run A:
==> flow/design.v (excerpt) <==
module alu16bit (
  input clk,                 
  input reset,               
  input [2:0] operation,     
  input [15:0] operand_A,
  input [15:0] operand_B,
  output reg [31:0] result, 
  output reg carry_flag,
  output reg zero_flag
);
==> flow/config.mk <==
export PLATFORM = sky130hd
export DESIGN_NAME = alu16bit
export DESIGN_NICKNAME = alu16bit
export VERILOG_FILES = /design/flow/design.v
export SDC_FILE = /design/flow/constraint.sdc
export NUM_CORES = 4
export LEC_CHECK = 0
export ABC_AREA = 0
export CAP_MARGIN = 20
export CORE_MARGIN = 10
export CORE_UTILIZATION = 63
export CTS_CLUSTER_DIAMETER = 205
export HOLD_SLACK_MARGIN = -0.04
export MAX_ROUTING_LAYER = met4
export SLEW_MARGIN = 5
export TNS_END_PERCENT = 15
==> flow/constraint.sdc <==
create_clock -name core_clock -period 7.16 [get_ports {clk}]
set_input_delay 1.4320 -clock core_clock [delete_from_list [all_inputs] [get_ports {clk}]]
set_output_delay 1.4320 -clock core_clock [all_outputs]
set_load 0.01 [all_outputs]
run.sh (not shown) runs the stock make flow with config.mk's settings and CLKGATE_MAP_FILE=.
Run A finished all stages; however, its layout fails the closing checks, the failures being negative setup slack.
Relative to run A, the following input files were edited for run B:
Settings: MAX_ROUTING_LAYER removed (was met4); ABC_AREA removed (was 0); CTS_CLUSTER_DIAMETER removed (was 205); TNS_END_PERCENT removed (was 15); CORE_UTILIZATION changed from 63 to 40; HOLD_SLACK_MARGIN removed (was -0.04); SLEW_MARGIN changed from 5 to 20; CORE_MARGIN changed from 10 to 2; the clock period (ns, I/O delays scaled along) changed from 7.16 to 7.2.
[summary]
- Run B: all stages complete, timing, DRC and antenna checks passed
- Taking run A as the reference, in run B count of plain and timing-repair buffers in the layout now larger; antenna cell count now smaller; length of routed met3 wiring now smaller.
For run C, these inputs were changed with respect to run B:
Settings: setting TNS_END_PERCENT to 5 for the first time; changing CORE_UTILIZATION from 40 to 58.
## What came out
- Apart from run C, each of run B and run C ends the flow with a layout that passes the timing, design-rule and antenna checks.
- Run C completed end to end; final checks failed (negative setup slack).
- Number of placement rows, run B and run C, higher one = run B.
- Critical path data required time, run B and run C: lower on run C
- Run B has a higher wire length of the first global-routing pass than run C.
- Compared with run B, run C shows a higher critical path depth.
- Run B was larger in final cell area than run C.
What run D does differently from run C at the input level:
Settings: a change of CORE_UTILIZATION from 58 to 66; an added MAX_ROUTING_LAYER of met4; an added CTS_CLUSTER_DIAMETER of 57.
==> comparison <==
[run D] flow finished | final checks: failed | reasons: negative setup slack
Summary of run D over run C: post-detailed-route via-to-cell ratio rose 19%, fraction of the cycle the final worst path needs picked up an extra 17 points, count of routing violations after the opening detailed-route iteration saw an increase.
Cells: run D has fewer instances than run C
Summary of run D over run C: post-layout instance area now smaller, setup violation total in the final timing report grew by 17.
Run D reports a higher global-route usage than run C does.
Detailed route, run D vs run C: via total higher for run D
## Diff of input files: run E against run D
Settings: a change of TNS_END_PERCENT from 5 to 100; a change of CORE_UTILIZATION from 66 to 65; an added HOLD_SLACK_MARGIN of -0.09; a deleted MAX_ROUTING_LAYER that had been met4; a deleted CTS_CLUSTER_DIAMETER that had been 57.
Results
Run E: it failed during 5_1_grt, and the tool reported GRT-0232. Run E against run D: number of resized instances in the post-cts repair step grew by 167, full die area grew by 300 um2, number of buffers added by the clock tree synthesis step held steady. From run D to run E the numbers moved as follows: aoi/oai-family share of the synthesized area has remained practically unchanged, number of instances in the synthesized netlist has remained practically unchanged.

* * *

The RTL this note starts from:
==> flow/design.v <==
module alu16bit (
  input clk,                 
  input reset,               
  input [2:0] operation,     
  input [15:0] operand_A,
  input [15:0] operand_B,
  output reg [31:0] result, 
  output reg carry_flag,
  output reg zero_flag
);
parameter [2:0] ADD  = 3'b000,
                SUB  = 3'b001,
                MUL  = 3'b010,
                AND  = 3'b011,
                OR   = 3'b100,
                NAND = 3'b101,
                NOR  = 3'b110,
                XOR  = 3'b111;
reg [31:0] alu_result;  
reg alu_carry;
reg alu_zero;
always @(*) begin
  alu_result = 32'b0;
  alu_carry  = 1'b0;
  alu_zero   = 1'b0;
  case (operation)
    ADD: begin
      {alu_carry, alu_result} = {1'b0, operand_A} + {1'b0, operand_B};
      alu_zero = (alu_result[15:0] == 16'b0);
    end
    SUB: begin
      {alu_carry, alu_result} = {1'b0, operand_A} - {1'b0, operand_B};
      alu_zero = (alu_result[15:0] == 16'b0);
    end
    MUL: begin
      alu_result = operand_A * operand_B;   
      alu_zero = (alu_result == 32'b0);
    end
    AND: begin
      alu_result = {16'b0, (operand_A & operand_B)};
      alu_zero = (alu_result[15:0] == 16'b0);
    end
    OR: begin
      alu_result = {16'b0, (operand_A | operand_B)};
      alu_zero = (alu_result[15:0] == 16'b0);
    end
    NAND: begin
      alu_result = {16'b0, ~(operand_A & operand_B)};
      alu_zero = (alu_result[15:0] == 16'b0);
    end
    NOR: begin
      alu_result = {16'b0, ~(operand_A | operand_B)};
      alu_zero = (alu_result[15:0] == 16'b0);
    end
    XOR: begin
      alu_result = {16'b0, (operand_A ^ operand_B)};
      alu_zero = (alu_result[15:0] == 16'b0);
    end
    default: begin
      alu_result = 32'b0;
      alu_carry  = 1'b0;
      alu_zero   = 1'b1;
    end
  endcase
end
always @(posedge clk) begin
  if (reset) begin
    result     <= 32'b0;
    carry_flag <= 1'b0;
    zero_flag  <= 1'b0;
  end else begin
    result     <= alu_result;
    carry_flag <= alu_carry;
    zero_flag  <= alu_zero;
  end
end
endmodule
Settings: LEC_CHECK=0, CAP_MARGIN=20, CORE_MARGIN=2, CORE_UTILIZATION=72, CTS_CLUSTER_SIZE=51, PLACE_DENSITY_LB_ADDON=0.0, SETUP_SLACK_MARGIN=1.53, SLEW_MARGIN=20, TNS_END_PERCENT=5; clock period 5.43 ns.
The first run aborted during 4_1_cts.
Rerun with:
--- a/flow/config.mk
+++ b/flow/config.mk
@@ -8,8 +8,5 @@
 export CAP_MARGIN = 20
 export CORE_MARGIN = 2
-export CORE_UTILIZATION = 72
-export CTS_CLUSTER_SIZE = 51
-export PLACE_DENSITY_LB_ADDON = 0.0
-export SETUP_SLACK_MARGIN = 1.53
+export CORE_UTILIZATION = 58
+export SETUP_SLACK_MARGIN = 1.49
 export SLEW_MARGIN = 20
-export TNS_END_PERCENT = 5
==> flow/constraint.sdc (replaced) <==
create_clock -name core_clock -period 5.09 [get_ports {clk}]
set_input_delay 1.0180 -clock core_clock [delete_from_list [all_inputs] [get_ports {clk}]]
set_output_delay 1.0180 -clock core_clock [all_outputs]
set_load 0.01 [all_outputs]
Result: The new run failed in 5_1_grt, error GRT-0232; synthesized area is unchanged; die area climbs by 23%; synthesized cell count is unchanged.
Rerun with:
--- a/flow/config.mk
+++ b/flow/config.mk
@@ -8,5 +8,6 @@
 export CAP_MARGIN = 20
 export CORE_MARGIN = 2
-export CORE_UTILIZATION = 58
-export SETUP_SLACK_MARGIN = 1.49
+export CORE_UTILIZATION = 65
+export CTS_CLUSTER_SIZE = 57
+export MAX_ROUTING_LAYER = met4
 export SLEW_MARGIN = 20
==> flow/constraint.sdc (replaced) <==
create_clock -name core_clock -period 7.2 [get_ports {clk}]
set_input_delay 1.4400 -clock core_clock [delete_from_list [all_inputs] [get_ports {clk}]]
set_output_delay 1.4400 -clock core_clock [all_outputs]
set_load 0.01 [all_outputs]
What happened:
- The new run ended with an error in 5_1_grt on GRT-0116
- synthesized cell count does not change
- die size went down by 10%
- synthesized area stays the same
Rerun with:
--- a/flow/config.mk
+++ b/flow/config.mk
@@ -8,6 +8,6 @@
 export CAP_MARGIN = 20
 export CORE_MARGIN = 2
-export CORE_UTILIZATION = 65
-export CTS_CLUSTER_SIZE = 57
-export MAX_ROUTING_LAYER = met4
+export CORE_UTILIZATION = 53
+export PLACE_DENSITY = 0.91
+export SETUP_SLACK_MARGIN = -0.22
 export SLEW_MARGIN = 20
What happened:
- The new run reached the layout checks and failed them: setup timing
- synthesized cell count does not change
- die size rose by 22%
- area after synthesis is unchanged
Rerun with:
--- a/flow/config.mk
+++ b/flow/config.mk
@@ -7,7 +7,6 @@
 export LEC_CHECK = 0
 export CAP_MARGIN = 20
-export CORE_MARGIN = 2
-export CORE_UTILIZATION = 53
-export PLACE_DENSITY = 0.91
-export SETUP_SLACK_MARGIN = -0.22
+export CORE_MARGIN = 3
+export CORE_UTILIZATION = 40
+export GPL_ROUTABILITY_DRIVEN = 0
 export SLEW_MARGIN = 20
=> The changed run went through all stages and came out clean; die area grows by about 35%; clock-buffer cell count does not change; utilization came out lower by 13 points; area after synthesis is unchanged; via count stays flat; worst setup slack gains 0.27 ns; design area increases by 6.2%; first-iteration DRC count rose by about 0.8%.
Rerun with:
--- a/flow/config.mk
+++ b/flow/config.mk
@@ -7,6 +7,8 @@
 export LEC_CHECK = 0
 export CAP_MARGIN = 20
-export CORE_MARGIN = 3
+export CORE_MARGIN = 2
 export CORE_UTILIZATION = 40
-export GPL_ROUTABILITY_DRIVEN = 0
+export CTS_CLUSTER_DIAMETER = 379
+export CTS_CLUSTER_SIZE = 100
+export SETUP_SLACK_MARGIN = -0.22
 export SLEW_MARGIN = 20
Outcome: This time the run finished but failed the layout checks on setup timing; die area came out lower by 2.2%; routed wire length came out higher by about 3.3%; setup slack is worse by 0.30 ns; maximum frequency came out lower by about 4%; synthesized cell count does not change; hold slack is better by 0.19 ns.

* * *

## build 63
// alu16bit: RTL as listed in full above, without the edits since
export LEC_CHECK = 0
export CAP_MARGIN = 20
export CORE_MARGIN = 2
export CORE_UTILIZATION = 72
export CTS_CLUSTER_DIAMETER = 342
export HOLD_SLACK_MARGIN = -0.1
export PLACE_DENSITY_LB_ADDON = 0.01
export SLEW_MARGIN = 20
export TNS_END_PERCENT = 5
create_clock -name core_clock -period 7.98 [get_ports {clk}]
From the logs: build 63 reached the end of the flow and failed the layout checks with negative setup slack.
The inputs of build 80 differ from those of build 63 as listed below.
- a deleted PLACE_DENSITY_LB_ADDON that had been 0.01
- a deleted HOLD_SLACK_MARGIN that had been -0.1
- a change of CORE_UTILIZATION from 72 to 69
- a change of CTS_CLUSTER_DIAMETER from 342 to 358
- an added PLACE_DENSITY of 0.66
- a change of the clock period (ns, I/O delays scaled along) from 7.98 to 7.2
### Flow results
For build 80, the flow was terminated by a tool error in 5_1_grt and produced no final design.
The synthesized instance count was comparable across build 63 and build 80.
On synthesized chip area reported by yosys, build 63 and build 80 are neck and neck.
Build 80 vs build 63, total number of placement rows went up by 1.
Number of cells in the yosys synthesis report: build 63 vs build 80 identical
Build 80 -> build 63: mean post-synth cell area delta 0, exact match
Cmp build 63 and build 80 / count of instances resized after the clock tree is built / lower: build 63
TritonCTS sink count delta (build 63 -> build 80): insignificant
[build 80] die outline width rose 2.1% relative to build 63
Pre-placement core utilization (higher): build 63
Where total half-perimeter wirelength after legalization and detailed placement is concerned, build 63 is better than build 80.
The following lists how build 15 was set up differently from build 80:
- CTS_CLUSTER_DIAMETER removed (was 358)
- SETUP_SLACK_MARGIN newly set to -0.22
- TNS_END_PERCENT removed (was 5)
- PLACE_DENSITY changed from 0.66 to 0.8
- CORE_UTILIZATION changed from 69 to 53
==> comparison <==
Build 15 finished every stage; the final checks, however, were not passed, the failures being negative setup slack.
Between build 80 and build 15, the difference in number of buffers created by CTS is negligible.
The total instance count after detailed placement number comes out higher for build 15 vs build 80.
Comparing build 15 against build 80, there is no change at all in average cell area after synthesis.
Compared with build 80, build 15 shows area enclosed by the die boundary that has gone up by more than a quarter.
Build 15 against build 80: area of placed instances fell by about 0.8%, count of unique library cells instantiated by Yosys level, initial standard-cell utilization of the core dropped 16 points, post-synthesis instance area about even.
Going from build 80 to build 15, placed wire-length estimate after detailed placement shrinks by 2000 um.
Summary: pre-CTS worst setup slack, build 15 better than build 80
In the flow results for build 80 and build 15, the height of the die is smaller on build 80.
[inputs] build 53 vs build 15
- TNS_END_PERCENT newly set to 30
- PLACE_DENSITY removed (was 0.8)
- CORE_MARGIN changed from 2 to 3
- SLEW_MARGIN changed from 20 to 5
- GPL_ROUTABILITY_DRIVEN newly set to 0
- GPL_TIMING_DRIVEN newly set to 0
- CORE_UTILIZATION changed from 53 to 40
- SETUP_SLACK_MARGIN changed from -0.22 to -0.55
- CELL_PAD_IN_SITES_GLOBAL_PLACEMENT newly set to 3
| build 53 | all stages done | FAIL | negative setup slack |. [build 15] flow finished | final checks: failed | reasons: negative setup slack. Delta (build 53 minus build 15): met1 routing resource usage after global routing shows a reduction of 10 points. Number of buffers outside the clock class in the layout came out lower on build 53 than on build 15. Compared with build 15, in build 53 combinational cell area excluding buffers and inverters fell 150 um^2, largest stage delay on the critical path held steady, fraction of standard cell area that is sequential went up.

* * *

Setup of job 7353:
Starts from the design.v that is shown in full above.
clock: 12.4 ns
lec_check: 0
abc_area: 0
cap_margin: 5
cell_pad_in_sites_detail_placement: 2
core_margin: 5
core_utilization: 60
cts_cluster_diameter: 102
cts_cluster_size: 12
gpl_routability_driven: 1
max_routing_layer: met4
min_routing_layer: met1
place_density_lb_addon: 0.18
setup_slack_margin: 0.85
slew_margin: 20
tns_end_percent: 40
Job 7353 did not run to completion, as it errored out during detailed placement (3_5_place_dp).
[inputs] job 9195 vs job 7353
==> flow/config.mk <==
export PLATFORM = sky130hd
export DESIGN_NAME = alu16bit
export DESIGN_NICKNAME = alu16bit
export VERILOG_FILES = /design/flow/design.v
export SDC_FILE = /design/flow/constraint.sdc
export NUM_CORES = 4
export LEC_CHECK = 0
export CAP_MARGIN = 20
export CORE_MARGIN = 2
export CORE_UTILIZATION = 40
export SLEW_MARGIN = 20
==> flow/constraint.sdc <==
create_clock -name core_clock -period 7.11 [get_ports {clk}]
set_input_delay 1.4220 -clock core_clock [delete_from_list [all_inputs] [get_ports {clk}]]
set_output_delay 1.4220 -clock core_clock [all_outputs]
set_load 0.01 [all_outputs]
## What came out
Status: job 7353 FAILED at detailed placement (3_5_place_dp) (tool error)
Job 9195 completed every stage of the flow, and the final layout passed the timing, design-rule and antenna checks.
Vertical die dimension ends up lower on job 7353.
Against job 7353, core area in job 9195 came out worse.
Job 7353 → job 9195: number of buffers added on ports essentially unchanged; die area now sits higher.
Input changes introduced in job 3821 (baseline for comparison: job 9195):
--- a/flow/config.mk
+++ b/flow/config.mk
@@ -10,2 +10,5 @@
 export CORE_UTILIZATION = 40
+export PLACE_DENSITY = 0.95
+export SETUP_SLACK_MARGIN = -0.22
 export SLEW_MARGIN = 20
+export TNS_END_PERCENT = 35
==> flow/constraint.sdc <==
create_clock -name core_clock -period 7.2 [get_ports {clk}]
set_input_delay 1.4400 -clock core_clock [delete_from_list [all_inputs] [get_ports {clk}]]
set_output_delay 1.4400 -clock core_clock [all_outputs]
set_load 0.01 [all_outputs]
==> results <==
Of job 3821 and job 9195, job 9195 shows the lower via count, with job 3821 above it.
Job 3821: number of buffers inserted by post-CTS setup repair lower than job 9195
[job 3821 vs job 9195] utilization: lower in job 3821
[compare] base=job 9195 new=job 3821: via count normalized by instance count picked up an extra about 17%, first-pass GRT wire length picked up an extra 520 µm.
The flow for job 3821 finished, though final verification flagged setup timing.
Job 3821 vs job 9195: wire length up by a few percent
A worst setup path startpoint of operand_B[3] is what job 3821 shows, while operand_A[3] belongs to job 9195.
What job 3817 does differently from job 3821 at the input level:
--- a/flow/config.mk
+++ b/flow/config.mk
@@ -9,6 +9,6 @@
 export CORE_MARGIN = 2
-export CORE_UTILIZATION = 40
-export PLACE_DENSITY = 0.95
-export SETUP_SLACK_MARGIN = -0.22
+export CORE_UTILIZATION = 66
+export CTS_CLUSTER_DIAMETER = 51
+export MAX_ROUTING_LAYER = met4
 export SLEW_MARGIN = 20
-export TNS_END_PERCENT = 35
+export TNS_END_PERCENT = 5
## What came out
Layout checks on job 3817: not met. Flow itself completed; violations: setup timing. On global router's overall resource usage, the lower figure sits with job 3821, not job 3817. Summary of job 3817 over job 3821: buffer count from post-CTS setup fixing picked up an extra 6. Sort job 3817 and job 3821 by wire length, ascending, and job 3821 comes first. The final weighted congestion in routability-driven placement in job 3817 was lower than what job 3821 gave. Job 3817 gives more post-placement cell area than job 3821 did. [compare] base=job 3821 new=job 3817: logic depth of the worst setup path including buffers increased by 3.8% relative to the old numbers; initial cell density of the core increased by 26 points relative to the old numbers.
### job 3817 -> job 6143
--- a/flow/config.mk
+++ b/flow/config.mk
@@ -7,8 +7,8 @@
 export LEC_CHECK = 0
-export CAP_MARGIN = 20
+export CAP_MARGIN = 15
+export CORE_ASPECT_RATIO = 1.98
 export CORE_MARGIN = 2
-export CORE_UTILIZATION = 66
-export CTS_CLUSTER_DIAMETER = 51
-export MAX_ROUTING_LAYER = met4
+export CORE_UTILIZATION = 40
+export CTS_CLUSTER_DIAMETER = 210
+export CTS_CLUSTER_SIZE = 99
 export SLEW_MARGIN = 20
-export TNS_END_PERCENT = 5
Results
[job 6143] flow finished | final checks: failed | reasons: setup timing. Re detailed router's first-iteration violation count: job 6143 and job 3817 aren't equal, and the higher value belongs to job 3817. [compare] base=job 3817 new=job 6143: longest individual stage delay on the worst path has decreased, area of the core has increased. Against job 3817, job 6143 comes in 2 lower on number of instances on the worst hold path. Worst hold slack on job 6143 is behind job 3817. Of job 6143 and job 3817, it is job 6143 that has the lower global-route usage. Job 6143 vs job 3817: final area up by a little under 10%.
